==> run a <==
==> flow/design.v (excerpt) <==
module milestone1 (
	input logic CLOCK_50_I,                    
	input logic resetn,
	input  logic            M1_en,
	output  logic            M1_end,
	output logic   [17:0]   SRAM_address,
	input  logic   [15:0]   SRAM_read_data,
	output logic   [15:0]   SRAM_write_data,
	output logic            SRAM_we_n
);
clock: 13.0 ns
lec_check: 0
abc_area: 1
cap_margin: 20
core_margin: 2
core_utilization: 38
gpl_routability_driven: 0
gpl_timing_driven: 0
slew_margin: 20
tns_end_percent: 30
run.sh (not shown) runs the stock make flow with config.mk's settings and CLKGATE_MAP_FILE=.
==> inputs of run b, as changes to run a <==
Settings changed: ABC_AREA 1 to default, CORE_UTILIZATION 38 to 40, GPL_ROUTABILITY_DRIVEN 0 to default, GPL_TIMING_DRIVEN 0 to default, TNS_END_PERCENT 30 to default.
==> summary of the runs <==
Of run a and run b, run b has the higher register-to-register slack (gap 0.24 ns). In flip-flop count, run b and run a do not differ. Between run a and run b, the lower clock skew is in run a (gap 0.028 ns). Between run a and run b, the lower utilization is in run a (gap 1.7 points).

---

==> inputs of job 6466 <==
Starting RTL as in the previous note.
==> flow/config.mk <==
export PLATFORM = sky130hd
export DESIGN_NAME = milestone1
export DESIGN_NICKNAME = milestone1
export VERILOG_FILES = /design/flow/design.v
export SDC_FILE = /design/flow/constraint.sdc
export NUM_CORES = 4
export LEC_CHECK = 0
export CAP_MARGIN = 15
export CORE_MARGIN = 2
export CORE_UTILIZATION = 72
export CTS_CLUSTER_DIAMETER = 398
export CTS_CLUSTER_SIZE = 95
export PLACE_DENSITY = 0.43
export SLEW_MARGIN = 20
==> flow/constraint.sdc <==
create_clock -name core_clock -period 7.06 [get_ports {CLOCK_50_I}]
set_input_delay 1.4120 -clock core_clock [delete_from_list [all_inputs] [get_ports {CLOCK_50_I}]]
set_output_delay 1.4120 -clock core_clock [all_outputs]
set_load 0.01 [all_outputs]
==> inputs of job 6394, as changes to job 6466 <==
- CORE_UTILIZATION: 72 -> 65
- CTS_CLUSTER_DIAMETER: 398 -> default
- CTS_CLUSTER_SIZE: 95 -> default
- PLACE_DENSITY: 0.43 -> default
- TNS_END_PERCENT: default -> 10
==> flow/constraint.sdc (replaced) <==
create_clock -name core_clock -period 8.48 [get_ports {CLOCK_50_I}]
set_input_delay 1.6960 -clock core_clock [delete_from_list [all_inputs] [get_ports {CLOCK_50_I}]]
set_output_delay 1.6960 -clock core_clock [all_outputs]
set_load 0.01 [all_outputs]
==> inputs of job 8391, as changes to job 6466 <==
- CAP_MARGIN: 15 -> 20
- CORE_UTILIZATION: 72 -> 65
- CTS_CLUSTER_DIAMETER: 398 -> default
- CTS_CLUSTER_SIZE: 95 -> default
- PLACE_DENSITY: 0.43 -> default
==> flow/constraint.sdc (replaced) <==
create_clock -name core_clock -period 10.2 [get_ports {CLOCK_50_I}]
set_input_delay 2.0400 -clock core_clock [delete_from_list [all_inputs] [get_ports {CLOCK_50_I}]]
set_output_delay 2.0400 -clock core_clock [all_outputs]
set_load 0.01 [all_outputs]
==> notes <==
Job 6466 did not get past global routing (5_1_grt). Job 8391 completed with no timing, DRC or antenna violations. Job 6394 produced a layout that fails on negative setup slack.
In job 8391 the critical path depth is higher than in job 6394, by 4.
Synthesized cell count is the same in job 6466 and job 8391.
First-iteration DRC count: job 6394 is larger than job 8391 (about 50%).
Of job 6394 and job 8391, job 6394 has the higher non-clock buffer count (gap 1037).
Against job 8391, the fmax of job 6394 is smaller by 6.0%.
Register-to-register slack: job 6394 is lower than job 8391 (2.4 ns).
Between job 6394 and job 8391, the lower utilization is in job 8391 (gap 12 points).
==> figures <==
metric                                                                 job 6466              job 6394        job 8391
Outcome                                               aborted with a tool error       failed layout checks  finished clean
Failing step                                           global routing (5_1_grt)                     -               -
Layout check failures                                                         -  negative setup slack               -
Placed Cells                                                               9839                  9708            8823
Post-Layout Inst Area                                                         -          0.0828 sq mm    0.0718 sq mm
Height of the die                                                        299 um                315 um          315 um
Worst relative slew slack                                                     -                 19.5%           19.4%
CTS HTree Levels                                                              1                     3               3
Hold violation count in the final report                                      -                     0               0
# DRC                                                                         -                     0               0
CTS tree                                                                      -                   yes             yes
Final setup violation count                                                   -                   158               0
Clock distribution area overhead in the final layout                          -                 3.02%           3.54%
R2R cell count                                                                -                    43              47
CP Data Arrival Time                                                          -              11.16 ns        10.50 ns
Final-layout worst hold slack                                                 -              0.460 ns        0.466 ns
Area of the placeable core                                         0.0865 sq mm          0.0953 sq mm    0.0953 sq mm

---

==> v25 <==
Starting RTL as in the previous note.
clock: 9.26 ns
lec_check: 0
cap_margin: 20
core_margin: 2
core_utilization: 70
cts_cluster_size: 41
hold_slack_margin: 0.29
setup_slack_margin: 2.47
slew_margin: 20
==> v19 (differences from v25) <==
--- a/flow/config.mk
+++ b/flow/config.mk
@@ -7,8 +7,7 @@
 export LEC_CHECK = 0
 export CAP_MARGIN = 20
 export CORE_MARGIN = 2
-export CORE_UTILIZATION = 70
-export CTS_CLUSTER_SIZE = 41
-export HOLD_SLACK_MARGIN = 0.29
-export SETUP_SLACK_MARGIN = 2.47
+export CORE_UTILIZATION = 40
+export GPL_ROUTABILITY_DRIVEN = 0
 export SLEW_MARGIN = 20
+export TNS_END_PERCENT = 30
==> flow/constraint.sdc (replaced) <==
create_clock -name core_clock -period 13.0 [get_ports {CLOCK_50_I}]
set_input_delay 2.6000 -clock core_clock [delete_from_list [all_inputs] [get_ports {CLOCK_50_I}]]
set_output_delay 2.6000 -clock core_clock [all_outputs]
set_load 0.01 [all_outputs]
==> v2 (differences from v25) <==
--- a/flow/config.mk
+++ b/flow/config.mk
@@ -7,8 +7,5 @@
 export LEC_CHECK = 0
 export CAP_MARGIN = 20
 export CORE_MARGIN = 2
-export CORE_UTILIZATION = 70
-export CTS_CLUSTER_SIZE = 41
-export HOLD_SLACK_MARGIN = 0.29
-export SETUP_SLACK_MARGIN = 2.47
+export CORE_UTILIZATION = 40
 export SLEW_MARGIN = 20
==> flow/constraint.sdc (replaced) <==
create_clock -name core_clock -period 12.5 [get_ports {CLOCK_50_I}]
set_input_delay 2.5000 -clock core_clock [delete_from_list [all_inputs] [get_ports {CLOCK_50_I}]]
set_output_delay 2.5000 -clock core_clock [all_outputs]
set_load 0.01 [all_outputs]
==> v35 (differences from v25) <==
==> flow/config.mk (replaced) <==
export PLATFORM = sky130hd
export DESIGN_NAME = milestone1
export DESIGN_NICKNAME = milestone1
export VERILOG_FILES = /design/flow/design.v
export SDC_FILE = /design/flow/constraint.sdc
export NUM_CORES = 4
export LEC_CHECK = 0
export CAP_MARGIN = 15
export CORE_MARGIN = 2
export CORE_UTILIZATION = 71
export SLEW_MARGIN = 20
==> flow/constraint.sdc (replaced) <==
create_clock -name core_clock -period 8.34 [get_ports {CLOCK_50_I}]
set_input_delay 1.6680 -clock core_clock [delete_from_list [all_inputs] [get_ports {CLOCK_50_I}]]
set_output_delay 1.6680 -clock core_clock [all_outputs]
set_load 0.01 [all_outputs]
==> qor summary <==
	v35	v2	v19	v25
Worst hold margin	-	0.467 ns	0.461 ns	-
Fill cell instance count of the final layout	-	15442	15343	-
Clock latency of the later-clocked register in the worst-skew pair	-	0.72 ns	0.72 ns	-
Standard-cell row count	109	145	145	109
Synthesis-to-finish area growth	-	9.47%	8.58%	-
Die X-Extent	301 um	400 um	400 um	303 um
Number of buffers and inverters on the critical path	-	7	5	-
CTS buffer count	73	76	75	72
Clk_buf instances	-	101	100	-
Well Taps	-	2058	2058	-
Outcome	did not finish	timing/DRC/antenna clean	timing/DRC/antenna clean	did not finish
Last stage reached	global routing (5_1_grt)	-	-	global routing (5_1_grt)
Critical path startpoint category	-	register	register	-
Number of cells on the worst reg-to-reg path	-	41	42	-
HPWL Detailed	175000 um	147000 um	142000 um	167000 um
Setup TNS	-	0 ns	0 ns	-
